## exp/umber
Design fp_mul, start of the top module:
module fp_mul(clk, op1, op2, result, under, over);
input wire clk;
input wire [15:0] op1, op2;
output reg [15:0] result;
output reg under, over;
reg [15:0] op1reg, op2reg;
wire [21:0] signew;
wire [4:0] expnew;
wire signnew;
wire [15:0] fp_result;
wire fp_under, fp_over;
always @(posedge clk)
begin
	op1reg <= op1;
	op2reg <= op2;
	result <= fp_result;
	under <= fp_under;
	over <= fp_over;
end
fp1 stage1(.sig1(op1reg[10:0]), .sig2(op2reg[10:0]), .exp1(op1reg[14:11]), .exp2(op2reg[14:11]),
	.sign1(op1reg[15]), .sign2(op2reg[15]), .signew(signew), .expnew(expnew), .signnew(signnew));
fp2 stage2(.sig(signew), .exp(expnew), .sign(signnew), .fp_result(fp_result), .under(fp_under), .over(fp_over));
endmodule
For scale: roughly 750 cells after synthesis, about 50 flip-flops, roughly 51 I/O pins, about 5700 µm² of cells after synthesis.
Settings: LEC_CHECK=0, ABC_AREA=1, CAP_MARGIN=20, CORE_ASPECT_RATIO=0.5, CORE_MARGIN=2, CORE_UTILIZATION=40, CTS_CLUSTER_DIAMETER=347, CTS_CLUSTER_SIZE=98, HOLD_SLACK_MARGIN=-0.07, SETUP_SLACK_MARGIN=-0.21, SLEW_MARGIN=20; clock period 5.3 ns.
run.sh (not shown) runs the stock make flow with config.mk's settings and CLKGATE_MAP_FILE=.
What exp/ember does differently from exp/umber at the input level:
==> flow/config.mk <==
export PLATFORM = sky130hd
export DESIGN_NAME = fp_mul
export DESIGN_NICKNAME = fp_mul
export VERILOG_FILES = /design/flow/design.v
export SDC_FILE = /design/flow/constraint.sdc
export NUM_CORES = 4
export LEC_CHECK = 0
export CAP_MARGIN = 20
export CORE_MARGIN = 2
export CORE_UTILIZATION = 40
export SLEW_MARGIN = 20
==> flow/constraint.sdc <==
create_clock -name core_clock -period 5.15 [get_ports {clk}]
set_input_delay 1.0300 -clock core_clock [delete_from_list [all_inputs] [get_ports {clk}]]
set_output_delay 1.0300 -clock core_clock [all_outputs]
set_load 0.01 [all_outputs]
==> comparison <==
- In summary, exp/ember completed successfully, with a layout that passed the timing, DRC and antenna checks.
- exp/ember: depth of the worst register-to-register path lower than exp/umber
- exp/umber → exp/ember: logic gate share of total power rose 3.4 points, total length of routed wires picked up an extra 6.4%, floorplan utilization went down by 0.91 points.
- Global-route wire length before repair, exp/ember and exp/umber: higher on exp/umber
- From exp/umber to exp/ember the numbers moved as follows: register cell area after layout increased 4.8%; global-route usage decreased 0.23 points; via count decreased 7.4%.

The RTL this note starts from:
==> flow/design.v <==
module fp1(sig1, sig2, exp1, exp2, sign1, sign2, signew, expnew, signnew);
input wire [10:0] sig1, sig2; 
input wire [3:0] exp1, exp2;
input wire sign1, sign2;
output wire [21:0] signew;
output wire [4:0] expnew;
output wire signnew;
assign expnew = exp1 + exp2 - 3'b111;
assign signew = sig1 * sig2;
assign signnew = sign1 ^ sign2;
endmodule
module fp2(sig, exp, sign, fp_result, under, over);
input wire [21:0] sig;
input wire [4:0] exp;
input wire sign;
output wire [15:0] fp_result;
output wire under, over;
reg [21:0] tempsig;
reg [4:0] tempexp;
reg underflow;
reg overflow;
always @(*)
begin
	if(sig[20]==1'b0)
		begin
			tempsig = sig >> 1;
			tempexp = exp + 1'b1;
		end
	else 
		begin
			tempsig = sig;
			tempexp = exp;
		end
	if (tempexp > 5'd24) underflow = 1'b1;
	else underflow = 1'b0;
	if (tempexp[4]==1) overflow = 1'b1;
	else overflow =1'b0;
end
assign fp_result = {sign, tempexp[3:0], tempsig[19:9] };
assign under = underflow;
assign over = overflow;
endmodule
module fp_mul(clk, op1, op2, result, under, over);
input wire clk;
input wire [15:0] op1, op2;
output reg [15:0] result;
output reg under, over;
reg [15:0] op1reg, op2reg;
wire [21:0] signew;
wire [4:0] expnew;
wire signnew;
wire [15:0] fp_result;
wire fp_under, fp_over;
always @(posedge clk)
begin
	op1reg <= op1;
	op2reg <= op2;
	result <= fp_result;
	under <= fp_under;
	over <= fp_over;
end
fp1 stage1(.sig1(op1reg[10:0]), .sig2(op2reg[10:0]), .exp1(op1reg[14:11]), .exp2(op2reg[14:11]),
	.sign1(op1reg[15]), .sign2(op2reg[15]), .signew(signew), .expnew(expnew), .signnew(signnew));
fp2 stage2(.sig(signew), .exp(expnew), .sign(signnew), .fp_result(fp_result), .under(fp_under), .over(fp_over));
endmodule
clock: 4.98 ns
lec_check: 0
abc_area: 1
cap_margin: 20
core_margin: 2
core_utilization: 68
cts_cluster_diameter: 50
cts_cluster_size: 36
place_density: 0.6
slew_margin: 0
The baseline ran to the end with no violations.
Rerun with:
--- a/flow/config.mk
+++ b/flow/config.mk
@@ -11,5 +11,3 @@
-export CORE_UTILIZATION = 68
-export CTS_CLUSTER_DIAMETER = 50
-export CTS_CLUSTER_SIZE = 36
-export PLACE_DENSITY = 0.6
-export SLEW_MARGIN = 0
+export CORE_UTILIZATION = 72
+export CTS_CLUSTER_SIZE = 10
+export SLEW_MARGIN = 20
==> flow/constraint.sdc (replaced) <==
create_clock -name core_clock -period 1.59 [get_ports {clk}]
set_input_delay 0.3180 -clock core_clock [delete_from_list [all_inputs] [get_ports {clk}]]
set_output_delay 0.3180 -clock core_clock [all_outputs]
set_load 0.01 [all_outputs]
Outcome:
- This time the run failed in 4_1_cts on DPL-0033
- die size came out lower by 5.3%
- area after synthesis does not change
- synthesized cell count is unchanged
Rerun with:
--- a/flow/config.mk
+++ b/flow/config.mk
@@ -11,2 +11,4 @@
-export CORE_UTILIZATION = 72
-export CTS_CLUSTER_SIZE = 10
+export CORE_UTILIZATION = 68
+export CTS_CLUSTER_SIZE = 74
+export HOLD_SLACK_MARGIN = -0.09
+export SETUP_SLACK_MARGIN = -0.06
==> flow/constraint.sdc (replaced) <==
create_clock -name core_clock -period 5.01 [get_ports {clk}]
set_input_delay 1.0020 -clock core_clock [delete_from_list [all_inputs] [get_ports {clk}]]
set_output_delay 1.0020 -clock core_clock [all_outputs]
set_load 0.01 [all_outputs]
The new run produced a clean layout.
Die size rises by a few percent.
Synthesized area is unchanged.
Synthesized cell count stays the same.
Rerun with:
--- a/flow/config.mk
+++ b/flow/config.mk
@@ -8 +7,0 @@
-export ABC_AREA = 1
@@ -11,4 +10,2 @@
-export CORE_UTILIZATION = 68
-export CTS_CLUSTER_SIZE = 74
-export HOLD_SLACK_MARGIN = -0.09
-export SETUP_SLACK_MARGIN = -0.06
+export CORE_UTILIZATION = 66
+export CTS_CLUSTER_SIZE = 35
==> flow/constraint.sdc (replaced) <==
create_clock -name core_clock -period 4.96 [get_ports {clk}]
set_input_delay 0.9920 -clock core_clock [delete_from_list [all_inputs] [get_ports {clk}]]
set_output_delay 0.9920 -clock core_clock [all_outputs]
set_load 0.01 [all_outputs]
The new run finished with setup timing left.
Worst setup slack is worse by 0.38 ns.
Utilization grows by 8.5 points.
Final area went up by a few percent.
Critical path depth decreases by 6.
Synthesized cell count falls by a quarter to a third.
Sequential power rose by a few percent.
Worst hold slack is worse by 0.0088 ns.
Clock skew is about the same.
Total power rises by a quarter to a third.
Power figures rest on the tool's default switching activity, not on a simulated workload.
